==> flow/design.v (excerpt) <==
module conv_kernel(
	clk,
	rst_n,
	clear,
	i_pixel,
	i_weight,
	o_pixel
);
For scale: ~4,500 cells after synthesis.
==> flow/config.mk <==
export PLATFORM = sky130hd
export DESIGN_NAME = conv_kernel
export DESIGN_NICKNAME = conv_kernel
export VERILOG_FILES = /design/flow/design.v
export SDC_FILE = /design/flow/constraint.sdc
export NUM_CORES = 4
export LEC_CHECK = 0
export CAP_MARGIN = 20
export CELL_PAD_IN_SITES_DETAIL_PLACEMENT = 0
export CORE_MARGIN = 2
export CORE_UTILIZATION = 72
export CTS_CLUSTER_DIAMETER = 372
export CTS_CLUSTER_SIZE = 41
export GPL_ROUTABILITY_DRIVEN = 1
export MAX_ROUTING_LAYER = met4
export PLACE_DENSITY = 0.65
export SETUP_SLACK_MARGIN = 0.09
export SLEW_MARGIN = 25
==> flow/constraint.sdc <==
create_clock -name core_clock -period 3.96 [get_ports {clk}]
set_input_delay 0.7920 -clock core_clock [delete_from_list [all_inputs] [get_ports {clk}]]
set_output_delay 0.7920 -clock core_clock [all_outputs]
set_load 0.01 [all_outputs]
run.sh (not shown) runs the stock make flow with config.mk's settings and CLKGATE_MAP_FILE=.
The starting point failed in 4_1_cts.
Edit:
--- a/flow/config.mk
+++ b/flow/config.mk
@@ -11,3 +11,2 @@
-export CORE_UTILIZATION = 72
-export CTS_CLUSTER_DIAMETER = 372
-export CTS_CLUSTER_SIZE = 41
+export CORE_UTILIZATION = 66
+export CTS_CLUSTER_DIAMETER = 96
@@ -16,3 +15,2 @@
-export PLACE_DENSITY = 0.65
-export SETUP_SLACK_MARGIN = 0.09
-export SLEW_MARGIN = 25
+export SLEW_MARGIN = 40
+export TNS_END_PERCENT = 5
==> flow/constraint.sdc (replaced) <==
create_clock -name core_clock -period 10.6 [get_ports {clk}]
set_input_delay 2.1200 -clock core_clock [delete_from_list [all_inputs] [get_ports {clk}]]
set_output_delay 2.1200 -clock core_clock [all_outputs]
set_load 0.01 [all_outputs]
Effect: The changed run died in 5_1_grt with ODB-0269. Synthesized cell count is unchanged. Die area is higher by 8.9%. Synthesized area is unchanged.
Edit:
==> flow/config.mk (replaced) <==
export PLATFORM = sky130hd
export DESIGN_NAME = conv_kernel
export DESIGN_NICKNAME = conv_kernel
export VERILOG_FILES = /design/flow/design.v
export SDC_FILE = /design/flow/constraint.sdc
export NUM_CORES = 4
export LEC_CHECK = 0
export CAP_MARGIN = 20
export CORE_MARGIN = 2
export CORE_UTILIZATION = 64
export SLEW_MARGIN = 20
==> flow/constraint.sdc (replaced) <==
create_clock -name core_clock -period 13.3 [get_ports {clk}]
set_input_delay 2.6600 -clock core_clock [delete_from_list [all_inputs] [get_ports {clk}]]
set_output_delay 2.6600 -clock core_clock [all_outputs]
set_load 0.01 [all_outputs]
Effect: The new run passed the timing, design-rule and antenna checks. Area after synthesis does not change. Synthesized cell count stays the same. Die size goes up by 3.1%.
Edit:
--- a/flow/config.mk
+++ b/flow/config.mk
@@ -10 +10,4 @@
-export CORE_UTILIZATION = 64
+export CORE_UTILIZATION = 72
+export CTS_CLUSTER_SIZE = 39
+export PLACE_DENSITY_LB_ADDON = 0.01
+export SETUP_SLACK_MARGIN = 0.75
==> flow/constraint.sdc (replaced) <==
create_clock -name core_clock -period 8.09 [get_ports {clk}]
set_input_delay 1.6180 -clock core_clock [delete_from_list [all_inputs] [get_ports {clk}]]
set_output_delay 1.6180 -clock core_clock [all_outputs]
set_load 0.01 [all_outputs]
The new run died in 4_1_cts.
Synthesized cell count does not change.
Die area fell by 11%.
Synthesized area does not change.
Edit:
--- a/flow/config.mk
+++ b/flow/config.mk
@@ -10,4 +10,4 @@
-export CORE_UTILIZATION = 72
-export CTS_CLUSTER_SIZE = 39
-export PLACE_DENSITY_LB_ADDON = 0.01
-export SETUP_SLACK_MARGIN = 0.75
+export CORE_UTILIZATION = 69
+export CTS_CLUSTER_DIAMETER = 250
+export CTS_CLUSTER_SIZE = 48
+export MAX_ROUTING_LAYER = met4
==> flow/constraint.sdc (replaced) <==
create_clock -name core_clock -period 10.8 [get_ports {clk}]
set_input_delay 2.1600 -clock core_clock [delete_from_list [all_inputs] [get_ports {clk}]]
set_output_delay 2.1600 -clock core_clock [all_outputs]
set_load 0.01 [all_outputs]
Outcome: With this change the flow finished but failed the layout checks on negative setup slack. Synthesized area is unchanged. Die area rose by 4.3%. Synthesized cell count stays the same.
Edit:
--- a/flow/config.mk
+++ b/flow/config.mk
@@ -10,4 +10 @@
-export CORE_UTILIZATION = 69
-export CTS_CLUSTER_DIAMETER = 250
-export CTS_CLUSTER_SIZE = 48
-export MAX_ROUTING_LAYER = met4
+export CORE_UTILIZATION = 40
==> flow/constraint.sdc (replaced) <==
create_clock -name core_clock -period 11.8 [get_ports {clk}]
set_input_delay 2.3600 -clock core_clock [delete_from_list [all_inputs] [get_ports {clk}]]
set_output_delay 2.3600 -clock core_clock [all_outputs]
set_load 0.01 [all_outputs]
=> The changed run completed with no timing, DRC or antenna violations. Final area shrinks by 3.7%. Via count shrinks by 16%. Count of clock-buffer cells in the layout shrinks by 1.

* * *

== job 4485 ==
conv_kernel again, from the RTL that the note above started with.
## conv_kernel
module conv_kernel(
	clk,
	rst_n,
	clear,
	i_pixel,
	i_weight,
	o_pixel
);
Settings: LEC_CHECK=0, ABC_AREA=1, CAP_MARGIN=20, CELL_PAD_IN_SITES_DETAIL_PLACEMENT=0, CORE_MARGIN=5, CORE_UTILIZATION=31, CTS_CLUSTER_DIAMETER=153, CTS_CLUSTER_SIZE=99, GPL_ROUTABILITY_DRIVEN=0, GPL_TIMING_DRIVEN=0, SLEW_MARGIN=0, TNS_END_PERCENT=40; clock period 9.21 ns.
[job 4485] flow finished | final checks: failed | reasons: negative setup slack
Inputs modified between job 4485 and job 9945:
- changing CORE_UTILIZATION from 31 to 57
- changing GPL_ROUTABILITY_DRIVEN from 0 to 1
- removing CTS_CLUSTER_SIZE (formerly 99)
- removing GPL_TIMING_DRIVEN (formerly 0)
- removing TNS_END_PERCENT (formerly 40)
- changing SLEW_MARGIN from 0 to 40
- changing CORE_MARGIN from 5 to 2
- changing CTS_CLUSTER_DIAMETER from 153 to 382
- removing ABC_AREA (formerly 1)
### Flow results
On flip-flop and latch count after synthesis, job 9945 and job 4485 are basically level. Job 9945 vs. job 4485: count of placed standard cells including taps saw a decrease, synthesis area per yosys saw little to no change. Completing all stages was not enough for job 4485: its layout failed the final checks because of negative setup slack. As the logs show, job 9945 stopped at global routing after a tool error, so it never reached the end of the flow. Diff job 4485 -> job 9945 | xor/xnor share of the synthesized area | increase of 1.1 points.
Inputs modified between job 9945 and job 6035:
- CORE_UTILIZATION changed from 57 to 58
- CTS_CLUSTER_DIAMETER changed from 382 to 96
- the clock period (ns, I/O delays scaled along) changed from 9.21 to 10.6
--- outcome ---
Although it ran to completion, job 6035 produced a layout that fails the final checks because of negative setup slack. Cell total after placement (job 6035 vs. job 9945) decreases by a few percent. Job 6035 -> job 9945: post-synth tally of flip-flops with integrated enable delta 0, exact match. Total number of placement rows: job 6035 and job 9945 compared, lower one is job 6035. Half-perimeter wire length after placement: job 6035 and job 9945 compared, lower one is job 6035. [compare] base=job 9945 new=job 6035: quantity of gates resized following cts lost about 60%; synthesized area per cell saw little to no change. Cmp job 6035 vs job 9945: chip area lower in job 6035.
